==> flow/design.v (excerpt) <==
 module radar(  input clk, input rst, input echo, input [1:0] boton_cambiar_grados, output done, output trigger,
 output [15:0] distance, output PWM, input ultra);
make LEC_CHECK=0 CAP_MARGIN=20 CELL_PAD_IN_SITES_GLOBAL_PLACEMENT=0 CORE_ASPECT_RATIO=0.5 CORE_MARGIN=2 CORE_UTILIZATION=72 CTS_CLUSTER_DIAMETER=57 CTS_CLUSTER_SIZE=93 GPL_ROUTABILITY_DRIVEN=1 PLACE_DENSITY_LB_ADDON=0.18 SETUP_SLACK_MARGIN=5.0 SLEW_MARGIN=20 TNS_END_PERCENT=25 finish   # period 39.6 ns
run.sh (not shown) runs the stock make flow with config.mk's settings and CLKGATE_MAP_FILE=.
The baseline finished clean.
==> next run, changes <==
Settings changed: ABC_AREA set to 1, CELL_PAD_IN_SITES_GLOBAL_PLACEMENT 0 to not set, CORE_ASPECT_RATIO 0.5 to not set, CTS_CLUSTER_DIAMETER 57 to not set, CTS_CLUSTER_SIZE 93 to not set, GPL_ROUTABILITY_DRIVEN 1 to not set, PLACE_DENSITY set to 0.36, PLACE_DENSITY_LB_ADDON 0.18 to not set, SETUP_SLACK_MARGIN 5.0 to not set, TNS_END_PERCENT 25 to 15.
Clock period 39.6 ns to 16.8 ns, I/O delays scaled along.
Outcome:
- The new run produced a clean layout
- cell area rose by 18%
- synthesized cell count rose by 37%
==> next run, changes <==
Settings changed: CTS_CLUSTER_SIZE set to 15, HOLD_SLACK_MARGIN set to 0.28, PLACE_DENSITY 0.36 to not set, PLACE_DENSITY_LB_ADDON set to 0.06, SETUP_SLACK_MARGIN set to 0.35, TNS_END_PERCENT 15 to not set.
Clock period 16.8 ns to 12.0 ns, I/O delays scaled along.
Effect: With this change the flow did not get past 3_5_place_dp (DPL-0033). Die size does not change. Synthesized cell count is unchanged. Area after synthesis stays the same.
==> next run, changes <==
Settings changed: ABC_AREA 1 to not set, CORE_UTILIZATION 72 to 17, CTS_CLUSTER_SIZE 15 to not set, HOLD_SLACK_MARGIN 0.28 to not set, PLACE_DENSITY_LB_ADDON 0.06 to not set, SETUP_SLACK_MARGIN 0.35 to not set.
Clock period 12.0 ns to 32.8 ns, I/O delays scaled along.
The new run passed the timing, DRC and antenna checks. Synthesized cell count came out lower by about 27%. Area after synthesis came out lower by about 9%. Die area came out higher to 3.8 times its value.
==> next run, changes <==
Settings changed: ABC_AREA set to 1, CORE_UTILIZATION 17 to 72, PLACE_DENSITY_LB_ADDON set to 0.2, TNS_END_PERCENT set to 5.
Clock period 32.8 ns to 19.2 ns, I/O delays scaled along.
Effect: Synthesized area increases by 9.6%; global-route usage went up by 31 points; cell count went down by 1.7%; via count rises by 22%; wire length rises by 12%; core utilization came out higher by 57 points; sequential share of layout area goes down by 0.25 points; synthesized cell count goes up by 37%; worst setup slack loses 9.1 ns.
==> next run, changes <==
Settings changed: CTS_CLUSTER_SIZE set to 15, PLACE_DENSITY_LB_ADDON 0.2 to 0.06, TNS_END_PERCENT 5 to not set.
Clock period 19.2 ns to 12.0 ns, I/O delays scaled along.
- With this change the flow died in 3_5_place_dp on DPL-0033
- die size is unchanged
- synthesized cell count stays the same
- area after synthesis does not change


Setup of rev 12:
The RTL this note starts from:
==> flow/design.v <==
`timescale 10ns/1ns
module servo( input clk, input rst, output reg PWM, input [1:0]boton_cambiar_grados );
integer contador;
integer frecuencia;
integer auxContador;
reg C;
always@(posedge clk) begin
if (rst) begin
	PWM<=0;
	contador<=0;
end else begin
PWM<=~boton_cambiar_grados;
	auxContador=auxContador+1;
	if(boton_cambiar_grados==1)
		begin
				contador<= contador +1;                      
				if (contador< 75_000) 
				begin
					PWM <= 1;
				end
				else
				if (contador < 1_900_000)  
				begin
				PWM <= 0;
				end
	end			
	else if(boton_cambiar_grados==2)
		begin
				contador<= contador +1;                      
				if (contador<150_000)  
				begin
					PWM <= 1;
				end
				else
				if (contador < 1_850_000)  
				begin
				PWM <= 0;
				end
	end	
	else if(boton_cambiar_grados==3)
		begin
				contador<= contador +1;                      
				if (contador<240_000)	 
				begin
					PWM <= 1;
				end
				else
				if (contador < 1_800_000)  
				begin
				PWM <= 0;
				end
	end
	if(contador >=2_100_000)  
	begin
		contador <= 0;
	end			
end
end
 endmodule 
module ultrasonido1(input ultra, input clk, input rst, input echo, output reg done, output reg trigger, output reg [15:0] distance);
	parameter divH = 1000; 
	parameter divL = 2000;
	integer countF;
	integer countEcho;
	always @(posedge clk) begin 
		if (rst | ultra) 
		begin 
			countF <= 0;
			trigger <= 0;
		end 
		else 
		begin
			countF <= countF +1;  
			if (countF < divH+1)
				trigger <= 1;
			else
			if (countF < divL+1)
				trigger <= 0;
			else 
				countF <= 0;
		end
	end
	always @(posedge clk) begin
		if (rst) begin
			countEcho <= 0;
			done <= 0;
			distance <= 0;
		end
		else if (echo == 1) begin
			countEcho <= countEcho +1;
			done <= 0;
		end
		else
		begin
			if (echo == 0 & countEcho != 0)	
				distance <= (~countEcho*340)/2000000;
				countEcho <=0;
				done <= 1; 	
		end
	end
endmodule
`timescale 10ns/1ns
 module radar(  input clk, input rst, input echo, input [1:0] boton_cambiar_grados, output done, output trigger,
 output [15:0] distance, output PWM, input ultra);
 servo   servo( .clk (clk), .rst(rst), .PWM(PWM), .boton_cambiar_grados(boton_cambiar_grados));
 ultrasonido1 ultrasonido2( .ultra(ultra), .clk(clk), .rst(rst),  .echo(echo), .done(done), .trigger(trigger),.distance(distance));
 endmodule
clock: 25.0 ns
lec_check: 0
abc_area: 1
cap_margin: 20
core_aspect_ratio: 1.6
core_margin: 2
core_utilization: 40
cts_cluster_diameter: 179
gpl_routability_driven: 0
setup_slack_margin: 5.0
slew_margin: 20
diff inputs: rev 12 => rev 13
Settings: clearing CTS_CLUSTER_DIAMETER, which used to be 179; clearing ABC_AREA, which used to be 1; clearing SETUP_SLACK_MARGIN, which used to be 5.0.
Results
Between rev 13 and rev 12, the buffer share of cell area does not differ in any meaningful way.
Between rev 12 and rev 13, the flow reports total cell area at the placement stage decreasing by a little under 10%.
Rev 13: total detailed-routing wirelength about 0.9% above rev 12
Delta (rev 13 minus rev 12): post-layout minimum cycle time picked up an extra 4.60 ns, instance count of the mapped netlist lost 1,006, critical path depth lost 43%.
Rev 13: combinational fraction of the cell area 5.9 points above rev 12
Measured against rev 12, the fmax of rev 13 comes out at 0.80 times the reference value.
Relative to rev 12, the number of placed cells counting well taps of rev 13 is lower by 25%.
Rev 13 ends up with lower wire length of the first global-routing pass than rev 12 does.


== delta ==
RTL: the design.v shown in full above, as it stands there.
export LEC_CHECK = 0
export CAP_MARGIN = 20
export CORE_MARGIN = 2
export CORE_UTILIZATION = 40
export SLEW_MARGIN = 20
create_clock -name core_clock -period 23.5 [get_ports {clk}]
delta reached the end of the flow, and the finished layout is clean on the timing, DRC and antenna checks.
Input changes introduced in cedar (baseline for comparison: delta):
- ABC_AREA: unset -> 1
- CTS_CLUSTER_SIZE: unset -> 47
- CTS_CLUSTER_DIAMETER: unset -> 333
- CELL_PAD_IN_SITES_GLOBAL_PLACEMENT: unset -> 1
- HOLD_SLACK_MARGIN: unset -> 0.15
- the clock period (ns, I/O delays scaled along): 23.5 -> 25.0
### Flow results
delta has completed all stages; timing, DRC and antenna checks passed. cedar did not stop at any stage, and its layout met the timing, DRC and antenna checks. Taking delta as the reference, in cedar peak fanout along the critical path picked up an extra about 11%, total cell area reported by yosys after synthesis picked up an extra about 10%. Of cedar and delta, cedar shows the lower final critical delay including setup and external delays, with delta above it.
The inputs of maple differ from those of cedar as listed below.
- swapping 47 for 59 in CTS_CLUSTER_SIZE
- putting GPL_TIMING_DRIVEN at 0 where nothing was set
- putting TNS_END_PERCENT at 35 where nothing was set
- putting GPL_ROUTABILITY_DRIVEN at 0 where nothing was set
- swapping 333 for 179 in CTS_CLUSTER_DIAMETER
- swapping 1 for 3 in CELL_PAD_IN_SITES_GLOBAL_PLACEMENT
- swapping 20 for 35 in SLEW_MARGIN
- putting MIN_ROUTING_LAYER at met2 where nothing was set
- putting CORE_ASPECT_RATIO at 1.6 where nothing was set
- swapping 0.15 for 0.05 in HOLD_SLACK_MARGIN
Notes after the runs:
Status: maple FAILED at 3_1_place_gp_skip_io (tool error). Core utilization at floorplan: cedar vs maple — no meaningful difference. maple -> cedar: synthesized cell count delta 0, exact match. In the flow results for maple and cedar, the row count is smaller on cedar. From cedar to maple the numbers moved as follows: horizontal extent of the die dropped about 20%; die area barely changed.


RTL: the design.v shown in full above, as it stands there.
==> flow/config.mk <==
export PLATFORM = sky130hd
export DESIGN_NAME = radar
export DESIGN_NICKNAME = radar
export VERILOG_FILES = /design/flow/design.v
export SDC_FILE = /design/flow/constraint.sdc
export NUM_CORES = 4
export LEC_CHECK = 0
export ABC_AREA = 0
export CAP_MARGIN = 10
export CELL_PAD_IN_SITES_DETAIL_PLACEMENT = 2
export CELL_PAD_IN_SITES_GLOBAL_PLACEMENT = 1
export CORE_ASPECT_RATIO = 1.34
export CORE_MARGIN = 8
export CORE_UTILIZATION = 28
export CTS_CLUSTER_DIAMETER = 282
export CTS_CLUSTER_SIZE = 36
export GPL_ROUTABILITY_DRIVEN = 1
export GPL_TIMING_DRIVEN = 0
export MAX_ROUTING_LAYER = met4
export PLACE_DENSITY_LB_ADDON = 0.01
export SLEW_MARGIN = 0
export TNS_END_PERCENT = 60
==> flow/constraint.sdc <==
create_clock -name core_clock -period 29.1 [get_ports {clk}]
set_input_delay 5.8200 -clock core_clock [delete_from_list [all_inputs] [get_ports {clk}]]
set_output_delay 5.8200 -clock core_clock [all_outputs]
set_load 0.01 [all_outputs]
The starting point ran to the end with no violations.
Then changed:
ABC_AREA = default   (was 0)
CAP_MARGIN = 20   (was 10)
CELL_PAD_IN_SITES_DETAIL_PLACEMENT = default   (was 2)
CORE_ASPECT_RATIO = 1.78   (was 1.34)
CORE_MARGIN = 2   (was 8)
CORE_UTILIZATION = 32   (was 28)
CTS_CLUSTER_DIAMETER = 393   (was 282)
CTS_CLUSTER_SIZE = default   (was 36)
GPL_ROUTABILITY_DRIVEN = 0   (was 1)
GPL_TIMING_DRIVEN = default   (was 0)
MAX_ROUTING_LAYER = default   (was met4)
SLEW_MARGIN = 20   (was 0)
TNS_END_PERCENT = 25   (was 60)
clock period = 39.6 ns   (was 29.1 ns; I/O delays follow)
Effect: The changed run ran to the end with no violations; fmax shrinks by 0.72%; global-route usage rises by 3.9 points; clock-buffer cell count falls by 1; setup slack gets better by 10 ns.
Then changed:
ABC_AREA = 1   (was default)
CELL_PAD_IN_SITES_GLOBAL_PLACEMENT = 0   (was 1)
CORE_UTILIZATION = 64   (was 32)
clock period = 19.3 ns   (was 39.6 ns; I/O delays follow)
What happened: Area after synthesis rose by 9.6%. Synthesized cell count increases by 37%. Die size goes down by 45%. Count of clock-buffer cells in the layout fell by 3. Final area grows by 6.7%. Utilization goes up by 33 points. Setup slack got worse by 15 ns. Routed wire length came out lower by 9.5%. Non-clock buffer count rises by 4. Critical path depth grows by 47.
Then changed:
CORE_ASPECT_RATIO = 0.88   (was 1.78)
CORE_UTILIZATION = 72   (was 64)
clock period = 15.5 ns   (was 19.3 ns; I/O delays follow)
Outcome: The changed run failed in 5_1_grt with GRT-0232. Area after synthesis stays the same. Synthesized cell count does not change. Die area fell by 11%.
